==> run H: inputs <==
## fm_lpr_fir
module fm_lpr_fir (
    input  logic        clock,
    input  logic        reset,
    input  logic [31:0] x_in,
    output logic        x_rd_en,
    input  logic        x_empty,
    output logic [31:0] y_out,
    input  logic        y_out_full,
    output logic        y_wr_en
);
clock: 7.48 ns
lec_check: 0
cap_margin: 40
core_margin: 2
core_utilization: 72
cts_cluster_size: 13
setup_slack_margin: 0.95
slew_margin: 20
run.sh (not shown) runs the stock make flow with config.mk's settings and CLKGATE_MAP_FILE=.
==> run E: changes against run H <==
Settings changed: CAP_MARGIN 40 to 20, CELL_PAD_IN_SITES_DETAIL_PLACEMENT set to 1, CORE_MARGIN 2 to 10, CORE_UTILIZATION 72 to 16, CTS_CLUSTER_SIZE 13 to 68, HOLD_SLACK_MARGIN set to 0.23, SETUP_SLACK_MARGIN 0.95 to not set, TNS_END_PERCENT set to 60.
==> flow/constraint.sdc (replaced) <==
create_clock -name core_clock -period 7.6 [get_ports {clock}]
set_input_delay 1.5200 -clock core_clock [delete_from_list [all_inputs] [get_ports {clock}]]
set_output_delay 1.5200 -clock core_clock [all_outputs]
set_load 0.01 [all_outputs]
==> run D: changes against run H <==
Settings changed: CAP_MARGIN 40 to 20, CELL_PAD_IN_SITES_DETAIL_PLACEMENT set to 1, CORE_UTILIZATION 72 to 40, CTS_CLUSTER_SIZE 13 to not set, GPL_ROUTABILITY_DRIVEN set to 0, SETUP_SLACK_MARGIN 0.95 to 0.18.
==> flow/constraint.sdc (replaced) <==
create_clock -name core_clock -period 12.0 [get_ports {clock}]
set_input_delay 2.4000 -clock core_clock [delete_from_list [all_inputs] [get_ports {clock}]]
set_output_delay 2.4000 -clock core_clock [all_outputs]
set_load 0.01 [all_outputs]
==> flow_metrics.tcl <==
# metrics dict for downstream scripts
set metrics [dict create \
    status "complete, no violations" \
    dieHeight_um 568.2 \
    finalSetupViolations 0 \
    path_clk_slew_ps 60 \
    sh_comb_area 0.5976 \
]
the above is filed under run D

==> flow_metrics.tcl <==
# metrics dict for downstream scripts
set metrics [dict create \
    setup_ws_ps -1523 \
    finalSetupViolations 82 \
    so.violations "negative setup slack" \
    status "finished with violations" \
]
the above is filed under run H

==> flow_metrics.tcl <==
# metrics dict for downstream scripts
set metrics [dict create \
    finalSetupViolations 81 \
    status "finished with violations" \
    so.violations "negative setup slack" \
    setup_ws_ps -1657 \
]
the above is filed under run E



==> run a: inputs <==
==> flow/design.v <==
module fir #(
    parameter TAPS = 32,
    parameter DECIMATION = 8,
    parameter DATA_SIZE = 32,
    parameter [TAPS*DATA_SIZE-1:0] GLOBAL_COEFF = '0,
    parameter UNROLL = 16
) (
    input   logic clock,
    input   logic reset,
    input   logic [DATA_SIZE-1:0] x_in,   
    output   logic x_rd_en,
    input  logic x_empty,
    output  logic y_wr_en,
    input   logic y_out_full,
    output  logic [DATA_SIZE-1:0] y_out 
);
typedef enum logic[2:0] {
    INIT, 
    COMPUTE, 
    WRITE
} state_t;
state_t state, next_state;
logic [0:TAPS-1] [DATA_SIZE-1:0] shift_reg;
logic [0:TAPS-1][DATA_SIZE-1:0] shift_reg_c;
logic [$clog2(DECIMATION)-1:0] decimation_counter, decimation_counter_c;
logic [$clog2(TAPS)-1:0] taps_counter, taps_counter_c;
logic [0:UNROLL-1][DATA_SIZE-1:0] tap_value, tap_value_c;
logic signed [0:UNROLL-1][DATA_SIZE-1:0] product, product_c;
logic [0:UNROLL-1][DATA_SIZE-1:0] y_sum, y_sum_c; 
logic last_cycle, last_cycle_c;
logic [$clog2(TAPS)-1:0] coefficient_counter, coefficient_counter_c;
logic [DATA_SIZE-1:0] total_sum;
logic [0:TAPS-1][DATA_SIZE-1:0] coeff;
assign coeff = GLOBAL_COEFF;
function logic signed [DATA_SIZE-1:0] DEQUANTIZE(logic signed [DATA_SIZE-1:0] val);
    if (val < 0) begin
        DEQUANTIZE = DATA_SIZE'(-(-val >>> 10));
    end else begin
        DEQUANTIZE = DATA_SIZE'(val >>> 10);
    end
endfunction
always_ff @(posedge clock or posedge reset) begin
    if (reset == 1'b1) begin
        state <= INIT;       
        product <= '0;
        last_cycle <= '0;
        coefficient_counter <= '0;
        taps_counter <= '0;        
        decimation_counter <= '0;       
        y_sum <= '0;
        tap_value <= '0;
        shift_reg <= '0;
    end else begin
        taps_counter <= taps_counter_c;
        coefficient_counter <= coefficient_counter_c;
        shift_reg <= shift_reg_c;
        state <= next_state;  
        y_sum <= y_sum_c;
        tap_value <= tap_value_c;
        product <= product_c;
        last_cycle <= last_cycle_c;        
        decimation_counter <= decimation_counter_c;
    end
end
always_comb begin
    next_state = state;
    x_rd_en = 1'b0;
    y_wr_en = 1'b0;
    decimation_counter_c = decimation_counter;
    shift_reg_c = shift_reg;
    taps_counter_c = taps_counter;
    y_sum_c = y_sum;
    tap_value_c = tap_value;
    product_c = product;
    last_cycle_c = last_cycle;
    coefficient_counter_c = coefficient_counter;
    total_sum = '0;
    y_out = '0;
    case(state)
        INIT: begin
            if (x_empty == 1'b0) begin
                x_rd_en = 1'b1;
                shift_reg_c[1:TAPS-1] = shift_reg[0:TAPS-2];
                shift_reg_c[0] = x_in;
                decimation_counter_c = decimation_counter + 1'b1;
                if (decimation_counter == DECIMATION - 1) begin
                    next_state = COMPUTE;
                    for (int i = 0; i < UNROLL; i++) begin
                        tap_value_c[i] = shift_reg_c[i];
                    end  
                    taps_counter_c = taps_counter + UNROLL;
                end else begin
                    next_state = INIT;
                end
            end
        end
        COMPUTE: begin
            if (last_cycle == 1'b0) begin
                for (int i = 0; i < UNROLL; i++) begin 
                    product_c[i] = $signed(tap_value[i]) * $signed(coeff[TAPS-coefficient_counter-i-1]);
                end
                if (taps_counter != UNROLL) begin
                    for (int i = 0; i < UNROLL; i++) begin
                        y_sum_c[i] = $signed(y_sum[i]) + DEQUANTIZE(product[i]);
                    end
                end
                taps_counter_c = taps_counter + UNROLL;
                coefficient_counter_c = coefficient_counter + UNROLL;
                for (int i = 0; i < UNROLL; i++)
                    tap_value_c[i] = shift_reg[taps_counter+i];
                if (taps_counter == 0) begin
                    last_cycle_c = 1'b1;
                end
            end else begin
                for (int i = 0; i < UNROLL; i++) begin
                    y_sum_c[i] = $signed(y_sum[i]) + DEQUANTIZE(product[i]);
                end  
                last_cycle_c = 1'b0;
                next_state = WRITE;
            end            
        end
        WRITE: begin
            if (y_out_full == 1'b0) begin
                y_wr_en = 1'b1;
                total_sum = '0;
                for (int i = 0; i < UNROLL; i++) begin
                    total_sum = $signed(total_sum) + $signed(y_sum[i]);
                end
                y_out = total_sum;
                taps_counter_c = '0;
                coefficient_counter_c = '0;
                decimation_counter_c = '0;
                y_sum_c = '0;
                next_state = INIT;
            end
        end
        default: begin
            next_state = INIT;
            x_rd_en = 1'bx;
            y_wr_en = 1'bx;
            y_out = 'x;
            decimation_counter_c = 'x;
            taps_counter_c = 'x;
            y_sum_c = 'x;
            shift_reg_c = 'x;
            product_c = 'x;
            last_cycle_c = 'x;
            coefficient_counter_c = 'x;
            tap_value_c = 'x;
        end
    endcase
end
endmodule
module fm_lpr_fir (
    input  logic        clock,
    input  logic        reset,
    input  logic [31:0] x_in,
    output logic        x_rd_en,
    input  logic        x_empty,
    output logic [31:0] y_out,
    input  logic        y_out_full,
    output logic        y_wr_en
);
localparam AUDIO_LPR_COEFF_TAPS = 32;
localparam [AUDIO_LPR_COEFF_TAPS*32-1:0] AUDIO_LPR_COEFFS = {
    32'hfffffffd, 32'hfffffffa, 32'hfffffff4, 32'hffffffed, 32'hffffffe5, 32'hffffffdf, 32'hffffffe2, 32'hfffffff3,
    32'h00000015, 32'h0000004e, 32'h0000009b, 32'h000000f9, 32'h0000015d, 32'h000001be, 32'h0000020e, 32'h00000243,
    32'h00000243, 32'h0000020e, 32'h000001be, 32'h0000015d, 32'h000000f9, 32'h0000009b, 32'h0000004e, 32'h00000015,
    32'hfffffff3, 32'hffffffe2, 32'hffffffdf, 32'hffffffe5, 32'hffffffed, 32'hfffffff4, 32'hfffffffa, 32'hfffffffd
};
fir #(
    .TAPS(AUDIO_LPR_COEFF_TAPS),
    .DECIMATION(8),
    .DATA_SIZE(32),
    .GLOBAL_COEFF(AUDIO_LPR_COEFFS),
    .UNROLL(4)
) fir_lpr_inst (
    .clock(clock),
    .reset(reset),
    .x_in(x_in),
    .x_rd_en(x_rd_en),
    .x_empty(x_empty),
    .y_out(y_out),
    .y_out_full(y_out_full),
    .y_wr_en(y_wr_en)
);
endmodule
==> flow/run.sh <==
#!/bin/bash
# the make line also repeats each setting of config.mk as NAME=value (left out here)
make -C /OpenROAD-flow-scripts/flow DESIGN_CONFIG=/design/flow/config.mk WORK_HOME=/design/flow/orfs CLKGATE_MAP_FILE= finish
==> flow/config.mk <==
export PLATFORM = sky130hd
export DESIGN_NAME = fm_lpr_fir
export DESIGN_NICKNAME = fm_lpr_fir
export VERILOG_FILES = /design/flow/design.v
export SDC_FILE = /design/flow/constraint.sdc
export NUM_CORES = 4
export LEC_CHECK = 0
export CAP_MARGIN = 20
export CORE_MARGIN = 2
export CORE_UTILIZATION = 72
export CTS_CLUSTER_DIAMETER = 355
export MAX_ROUTING_LAYER = met4
export PLACE_DENSITY_LB_ADDON = 0.0
export SETUP_SLACK_MARGIN = 2.14
export SLEW_MARGIN = 20
==> flow/constraint.sdc <==
create_clock -name core_clock -period 7.32 [get_ports {clock}]
set_input_delay 1.4640 -clock core_clock [delete_from_list [all_inputs] [get_ports {clock}]]
set_output_delay 1.4640 -clock core_clock [all_outputs]
set_load 0.01 [all_outputs]
==> run b: changes against run a <==
Settings changed: CELL_PAD_IN_SITES_DETAIL_PLACEMENT from default to 1, CELL_PAD_IN_SITES_GLOBAL_PLACEMENT from default to 1, CORE_ASPECT_RATIO from default to 0.99, CORE_MARGIN 2 to 10, CORE_UTILIZATION 72 to 62, CTS_CLUSTER_DIAMETER 355 to default, CTS_CLUSTER_SIZE from default to 68, GPL_ROUTABILITY_DRIVEN from default to 0, HOLD_SLACK_MARGIN from default to 0.11, MAX_ROUTING_LAYER met4 to default, MIN_ROUTING_LAYER from default to met1, PLACE_DENSITY_LB_ADDON 0.0 to default, SETUP_SLACK_MARGIN 2.14 to default, SLEW_MARGIN 20 to 0, TNS_END_PERCENT from default to 25.
==> flow/constraint.sdc (replaced) <==
create_clock -name core_clock -period 7.6 [get_ports {clock}]
set_input_delay 1.5200 -clock core_clock [delete_from_list [all_inputs] [get_ports {clock}]]
set_output_delay 1.5200 -clock core_clock [all_outputs]
set_load 0.01 [all_outputs]
==> results <==
Core Density at Floorplan: run b 0.624; run a 0.724
Root buf cell: run b sky130_fd_sc_hd__clkbuf_16; run a sky130_fd_sc_hd__clkbuf_16
XOR/XNOR Area Share: run b 0.0364; run a 0.0364
Number of I/O pins: run b 70; run a 70
Register area share after synthesis: run b 0.279; run a 0.279
Count of clock tree sinks: run b 1421; run a 1421
Cell type with the largest total area: run b sky130_fd_sc_hd__dfrtp_1; run a sky130_fd_sc_hd__dfrtp_1
Post-synthesis cell count: run b 14100; run a 14100
Placed insts: run b 17100; run a 16800
Area share of fa/ha/maj cells after synthesis: run b 0.308; run a 0.308
Post-CTS setup buffer count: run b 96; run a 34
Number of rows in the core area: run b 165; run a 154
Most used standard cell by instance count after synthesis: run b sky130_fd_sc_hd__nand2_1; run a sky130_fd_sc_hd__nand2_1
Cell area after synthesis: run b 127000 um2; run a 127000 um2
Core region area: run b 204000 um2; run a 176000 um2
H-Tree Depth: run b 4; run a 4
Post-Synthesis Net Count: run b 16400; run a 16400
Die ar.: run b 224000 um2; run a 180000 um2
Post-cts resize count: run b 455; run a 216
Placed instance area: run b 137000 um2; run a 136000 um2
Outcome: run b did not finish; run a failed layout checks
Failing step: run b global routing; run a -
Layout check failures: run b -; run a negative setup slack
Die W: run b 475 um; run a 425 um
Sum of net half-perimeters after detailed placement: run b 373000 um; run a 272000 um
Pre-CTS WS: run b -2.14 ns; run a -1.88 ns
Die height: run b 471 um; run a 425 um
Num CTS Buffers: run b 159; run a 152
